== v46 ==
Design interpolation, start of the top module:
module interpolation (
    input           clk,
    input           RST,
    input           START,
    input   [5:0]   H0,
    input   [5:0]   V0,
    input   [3:0]   SW,
    input   [3:0]   SH,
    output          REN,
    input   [7:0]   R_DATA,
    output  [11:0]  ADDR,
    output  [7:0]   O_DATA,
    output          O_VALID
);
Size: about 1400 cells after synthesis, roughly 110 flip-flops, ~53 I/O pins, ~11000 um^2 of cells after synthesis.
clock: 17.4 ns
lec_check: 0
abc_area: 1
cap_margin: 20
core_aspect_ratio: 0.5
core_margin: 2
core_utilization: 40
cts_cluster_diameter: 220
cts_cluster_size: 100
max_routing_layer: met4
place_density: 0.89
slew_margin: 15
tns_end_percent: 10
run.sh (not shown) runs the stock make flow with config.mk's settings and CLKGATE_MAP_FILE=.
Ran to the end and failed final checks on setup timing: v46.
Inputs modified between v46 and v26:
Settings: CORE_ASPECT_RATIO: 0.5 -> unset; TNS_END_PERCENT: 10 -> 35; PLACE_DENSITY: 0.89 -> unset; MIN_ROUTING_LAYER: unset -> met1; GPL_TIMING_DRIVEN: unset -> 1; GPL_ROUTABILITY_DRIVEN: unset -> 0; CTS_CLUSTER_DIAMETER: 220 -> 296; CTS_CLUSTER_SIZE: 100 -> 26; SETUP_SLACK_MARGIN: unset -> 1.07; CELL_PAD_IN_SITES_GLOBAL_PLACEMENT: unset -> 3.
Final checks on v26, whose flow otherwise completed, came back failing, citing setup timing. v26 ends up with a net switching power that is about 8% lower than in v46. In v26, the share of the core filled by cells before placement came out 0.40 points below the value in v46. In the flow results for v26 and v46, the global-route usage is smaller on v46. Power: v26 draws less than v46. v46 → v26: pin count of the biggest net entering global routing dropped 5.9%; growth of design area from synthesis to finish went down 0.38 points. Relative to v46, setup slack after layout has increased by 0.71 ns in v26. Number of failing setup endpoints in the final timing report: v46 vs v26 identical. Number of well-tap cells placed, v26 vs v46: down by a few percent. Delta (v26 minus v46): routed wire length per instance now smaller, final wirelength went down 19%.
Input-level comparison between v27 and v26:
Settings: swapping 1.07 for 4.3 in SETUP_SLACK_MARGIN; clearing GPL_ROUTABILITY_DRIVEN, which used to be 0; swapping 35 for 10 in TNS_END_PERCENT; clearing CELL_PAD_IN_SITES_GLOBAL_PLACEMENT, which used to be 3; swapping 2 for 9 in CORE_MARGIN; putting PLACE_DENSITY_LB_ADDON at 0.06 where nothing was set; swapping 1 for 0 in ABC_AREA; swapping 26 for 100 in CTS_CLUSTER_SIZE; putting CORE_ASPECT_RATIO at 0.5 where nothing was set; clearing GPL_TIMING_DRIVEN, which used to be 1; clearing MIN_ROUTING_LAYER, which used to be met1; swapping 296 for 220 in CTS_CLUSTER_DIAMETER; swapping 40 for 26 in CORE_UTILIZATION.
Results
- v26 fits on a die that is smaller than the die of v27.
- Final checks on v27, whose flow otherwise completed, came back failing, citing setup timing.
- The startpoint of the worst setup timing path comes out data_y_upper[1][2] in one run and data_y_upper[1][3] in the other, namely in v26 and v27 respectively.
- For v26, the end point of the critical path was O_DATA[7], unlike v27, where it was O_DATA[6].
- In the flow results for v26 and v27, the power density over cell area is larger on v26.
- Utilization v26 -> v27: down
- The higher fraction of the mapped netlist area in simple logic gates came out of v26.
Changes in v57 relative to v27:
Settings: CORE_ASPECT_RATIO: 0.5 -> unset; CELL_PAD_IN_SITES_DETAIL_PLACEMENT: unset -> 2; PLACE_DENSITY_LB_ADDON: 0.06 -> 0.09; ABC_AREA: 0 -> 1; CTS_CLUSTER_DIAMETER: 220 -> 296; MIN_ROUTING_LAYER: unset -> met1; SETUP_SLACK_MARGIN: 4.3 -> 1.07; CTS_CLUSTER_SIZE: 100 -> 26; GPL_ROUTABILITY_DRIVEN: unset -> 0; GPL_TIMING_DRIVEN: unset -> 1; TNS_END_PERCENT: 10 -> 35; CELL_PAD_IN_SITES_GLOBAL_PLACEMENT: unset -> 3; CORE_MARGIN: 9 -> 6; CORE_UTILIZATION: 26 -> 34; MAX_ROUTING_LAYER: met4 -> met5.
--- outcome ---
In v57 the implementation completed, yet the final layout does not meet the checks, the culprit being setup timing.
On final standard cell area without fillers, the lower figure sits with v27, not v57.
Delta(area of the core, v57 - v27) < 0
Against v27, v57 comes in 0.89 ns lower on setup total negative slack.
[v57 vs v27] number of global-route vias before repair: higher in v57
Overall power for v57 is higher than for v27.
Compared with v27, in v57 met2 track demand over resource up 17 points; total inserted antenna cells down 1.
Comparing synthesized-area fraction occupied by ao, oa, aoi and oai cells for v27 and v57, the bigger number came from v27.
v57 vs. v27: area of the die now sits lower, number of clock buffer instances in the layout now sits lower, power in the clock group now sits higher.

========
== try-juniper ==
The RTL this note starts from:
==> flow/design.v <==
module interpolation (
    input           clk,
    input           RST,
    input           START,
    input   [5:0]   H0,
    input   [5:0]   V0,
    input   [3:0]   SW,
    input   [3:0]   SH,
    output          REN,
    input   [7:0]   R_DATA,
    output  [11:0]  ADDR,
    output  [7:0]   O_DATA,
    output          O_VALID
);
reg [5:0] reg_H0, reg_H0_next;
reg [5:0] reg_V0, reg_V0_next;
reg [3:0] reg_SW, reg_SW_next;
reg [3:0] reg_SH, reg_SH_next;
reg [11:0] reg_ADDR, reg_ADDR_next;
reg        output_valid, output_valid_next;  
reg        done, done_next;  
assign ADDR = reg_ADDR;
assign REN = 1'b0;
assign O_VALID = output_valid;
reg [9:0] width_sum, width_sum_next;
reg [9:0] height_sum, height_sum_next;
wire [5:0] X_lower, X_upper, Y_lower, Y_upper;
reg [5:0] last_y_row, last_y_row_next;  
reg x_divide, y_divide, x_divide_next, y_divide_next;
assign X_lower = width_sum[9:4];
assign X_upper = x_divide_next ? width_sum[9:4] : width_sum[9:4] + 1;
assign Y_lower = height_sum[9:4];
assign Y_upper = y_divide_next ? height_sum[9:4] : height_sum[9:4] + 1;
wire [5:0] next_X_lower, next_X_upper, next_Y_lower, next_Y_upper;
assign next_X_lower = width_sum_next[9:4];
assign next_X_upper = (width_sum_next[3:0] == 0) ? width_sum_next[9:4] : width_sum_next[9:4] + 1;
assign next_Y_lower = height_sum_next[9:4];
assign next_Y_upper = (height_sum_next[3:0] == 0) ? height_sum_next[9:4] : height_sum_next[9:4] + 1;
reg [3:0] x_ratio, x_ratio_next;  
reg [3:0] y_ratio, y_ratio_next;  
wire [7:0] left_margin, right_margin;
reg [7:0] data_y_lower [0:1];
reg [7:0] data_y_lower_next [0:1];
reg [7:0] data_y_upper [0:1];
reg [7:0] data_y_upper_next [0:1];
reg [4:0] count_cycle, count_cycle_next;
reg [1:0] pre_pre_state, pre_state, state, state_next;
wire pre_pre_state_is_11, pre_pre_state_is_10, pre_pre_state_is_01, pre_pre_state_is_00;
assign pre_pre_state_is_11 = pre_pre_state[1] & pre_pre_state[1];
assign pre_pre_state_is_00 = ~pre_pre_state[1] & ~pre_pre_state[0];
wire [5:0] x_ADDR, y_ADDR;
assign x_ADDR = state[1] ? X_upper : X_lower;
assign y_ADDR = state[0] ? Y_upper : Y_lower;
    Cal_Interpolation cal_inter_left (
        .DATA_1(data_y_lower[0]),
        .DATA_2(data_y_upper[0]),
        .ratio(y_ratio),
        .Out_DATA(left_margin)
    );
    Cal_Interpolation cal_inter_right (
        .DATA_1(data_y_lower[1]),
        .DATA_2(data_y_upper[1]),
        .ratio(y_ratio),
        .Out_DATA(right_margin)
    );
    Cal_Interpolation cal_inter (
        .DATA_1(left_margin),
        .DATA_2(right_margin),
        .ratio(x_ratio),
        .Out_DATA(O_DATA)
    );
always @(*)begin
    count_cycle_next = count_cycle;
    case(state)
        2'b00: begin
            if(y_divide_next | x_divide_next) begin
                state_next = 2'b11;
            end
            else begin
                state_next = 2'b01;
            end
        end
        2'b01: begin
            state_next = 2'b10;
        end
        2'b10: begin
            state_next = 2'b11;
        end
        2'b11: begin
            count_cycle_next = (count_cycle == 5'd16) ? 0 : count_cycle + 1;
            if(X_lower == next_X_lower && Y_upper == next_Y_upper) begin
                state_next = (X_upper == next_X_upper) ? 2'b11 : 2'b01;
            end
            else if(X_upper == next_X_lower) begin
                state_next = 2'b10;
            end
            else begin
                state_next = 2'b00;
            end
        end
    endcase
end
always @(*)begin
    reg_ADDR_next[5:0] = x_ADDR + reg_H0;
    reg_ADDR_next[11:6] = y_ADDR + reg_V0;
    output_valid_next = pre_state[1] & pre_state[0];
end
always @(*)begin
    case(pre_state)
        2'b00: begin
            data_y_lower_next[0] = R_DATA;
            data_y_lower_next[1] = x_divide ? R_DATA : data_y_lower[1];
            data_y_upper_next[0] = y_divide ? R_DATA : data_y_upper[0];
            data_y_upper_next[1] = data_y_upper[1];
        end
        2'b01: begin
            data_y_upper_next[0] = R_DATA;
            data_y_lower_next[0] = data_y_lower[0];
            data_y_lower_next[1] = data_y_lower[1];
            data_y_upper_next[1] = data_y_upper[1];
        end
        2'b10: begin
            data_y_lower_next[1] = R_DATA;
            data_y_lower_next[0] = pre_pre_state_is_11 ? data_y_lower[1] : data_y_lower[0];  
            data_y_upper_next[0] = pre_pre_state_is_11 ? data_y_upper[1] : data_y_upper[0];
            data_y_upper_next[1] = data_y_upper[1];
        end
        2'b11: begin
            data_y_upper_next[1] = R_DATA;
            data_y_lower_next[1] = y_divide ? R_DATA : data_y_lower[1];
            data_y_upper_next[0] = x_divide ? R_DATA : data_y_upper[0];
            data_y_lower_next[0] = y_divide ? data_y_upper[0] :
                                    x_divide ? data_y_lower[1] : data_y_lower[0];
        end
    endcase
end
always @(*)begin
    if(START) begin
        reg_H0_next = H0;
        reg_V0_next = V0;
        reg_SW_next = SW - 1;
        reg_SH_next = SH - 1;
    end
    else begin
        reg_H0_next = reg_H0;
        reg_V0_next = reg_V0;
        reg_SW_next = reg_SW;
        reg_SH_next = reg_SH;
    end
end
always @(*)begin
    if(state == 2'b11) begin
        if(count_cycle == 5'd16) begin
            width_sum_next = 0;
            height_sum_next = height_sum + reg_SH;
        end
        else begin
            width_sum_next = width_sum + reg_SW;
            height_sum_next = height_sum;
        end
    end
    else begin
        width_sum_next = width_sum;
        height_sum_next = height_sum;
    end
    x_divide_next = (width_sum[3:0] == 0);
    y_divide_next = (height_sum[3:0] == 0);
    x_ratio_next = width_sum[3:0];
    y_ratio_next = height_sum[3:0];
    if(height_sum[9:4] == reg_V0_next) begin
        done_next = 0;
    end
    else begin
        done_next = 1;
    end
end
always @(negedge clk) begin
    reg_ADDR <= reg_ADDR_next;
    data_y_lower[0] <= data_y_lower_next[0];
    data_y_lower[1] <= data_y_lower_next[1];
    data_y_upper[0] <= data_y_upper_next[0];
    data_y_upper[1] <= data_y_upper_next[1];
    output_valid <= output_valid_next;
end
always @(posedge clk) begin
    if(RST | START) begin
        width_sum <= 0;
        height_sum <= 0;
        state <= 2'b00;
        pre_state <= 2'b00;
        pre_pre_state <= 2'b00;
        x_divide <= 0;
        y_divide <= 0;
        x_ratio <= 0;
        y_ratio <= 0;
        done <= 1;
        count_cycle <= 0;
    end
    else begin
        width_sum <= width_sum_next;
        height_sum <= height_sum_next;
        state <= state_next;
        pre_state <= state;
        pre_pre_state <= pre_state;
        x_divide <= x_divide_next;
        y_divide <= y_divide_next;
        x_ratio <= x_ratio_next;
        y_ratio <= y_ratio_next;
        done <= done_next;
        count_cycle <= count_cycle_next;
    end
    reg_H0 <= reg_H0_next;
    reg_V0 <= reg_V0_next;
    reg_SW <= reg_SW_next;
    reg_SH <= reg_SH_next;
end
endmodule
module Cal_Interpolation (
    input   [7:0]   DATA_1,
    input   [7:0]   DATA_2,
    input   [3:0]   ratio,
    output  [7:0]   Out_DATA
);
    reg [3:0] flip_ratio;
    wire [7:0] d1_3, d1_2, d1_1, d1_0, d2_3, d2_2, d2_1, d2_0;
    wire [11:0] output_inter;
    assign d1_3 = {8{flip_ratio[3]}} & DATA_1;
    assign d1_2 = {8{flip_ratio[2]}} & DATA_1;
    assign d1_1 = {8{flip_ratio[1]}} & DATA_1;
    assign d1_0 = {8{flip_ratio[0]}} & DATA_1;
    assign d2_3 = {8{ratio[3]}} & DATA_2;
    assign d2_2 = {8{ratio[2]}} & DATA_2;
    assign d2_1 = {8{ratio[1]}} & DATA_2;
    assign d2_0 = {8{ratio[0]}} & DATA_2;
    assign output_inter = {d1_3, 3'b000} + {d1_2, 2'b00} + {d1_1, 1'b0} + d1_0 
                        + {d2_3, 3'b000} + {d2_2, 2'b00} + {d2_1, 1'b0} + d2_0 ;
    assign Out_DATA = (ratio == 4'b0000) ? DATA_1 : output_inter[11:4];
    always @(*)begin
        flip_ratio = ~ratio[3:0] + 1;
    end
endmodule
export LEC_CHECK = 0
export ABC_AREA = 1
export CAP_MARGIN = 20
export CORE_MARGIN = 2
export CORE_UTILIZATION = 67
export CTS_CLUSTER_DIAMETER = 24
export CTS_CLUSTER_SIZE = 60
export MAX_ROUTING_LAYER = met4
export SETUP_SLACK_MARGIN = -0.32
export SLEW_MARGIN = 15
create_clock -name core_clock -period 20.5 [get_ports {clk}]
| try-juniper | all stages done | FAIL | negative setup slack |
The following lists how try-violet was set up differently from try-juniper:
Settings: swapping 67 for 72 in CORE_UTILIZATION; putting PLACE_DENSITY_LB_ADDON at 0.03 where nothing was set; swapping 24 for 55 in CTS_CLUSTER_DIAMETER; swapping 15 for 20 in SLEW_MARGIN; swapping 20.5 for 19.2 in the clock period (ns, I/O delays scaled along).
## What came out
Complete run, failing final checks: try-violet, reason negative setup slack. Looking at area of the core, try-violet sits 1200 um2 lower than try-juniper does. Looking at design area, try-violet sits about 1.9% higher than try-juniper does. When try-violet is measured against try-juniper, its overall routed net length turns out about 34% higher. In the flow results for try-violet and try-juniper, the overall via count from detail_route is smaller on try-juniper. Diff try-violet and try-juniper: total buffers and inverters traversed by the critical path higher in try-violet.
What try-yarrow does differently from try-violet at the input level:
Settings: clearing CTS_CLUSTER_DIAMETER, which used to be 55; clearing MAX_ROUTING_LAYER, which used to be met4; clearing SETUP_SLACK_MARGIN, which used to be -0.32; swapping 72 for 40 in CORE_UTILIZATION; clearing ABC_AREA, which used to be 1; clearing CTS_CLUSTER_SIZE, which used to be 60; clearing PLACE_DENSITY_LB_ADDON, which used to be 0.03; swapping 19.2 for 31.5 in the clock period (ns, I/O delays scaled along).
Notes after the runs:
try-yarrow completed; timing, DRC and antenna clean
try-yarrow reports a higher total number of tap cells than try-violet does.
try-yarrow vs try-violet: combinational gate area down slightly
try-yarrow vs try-violet — cell-internal power dropped about 40%.
Power is estimated from default activity; no workload was simulated.
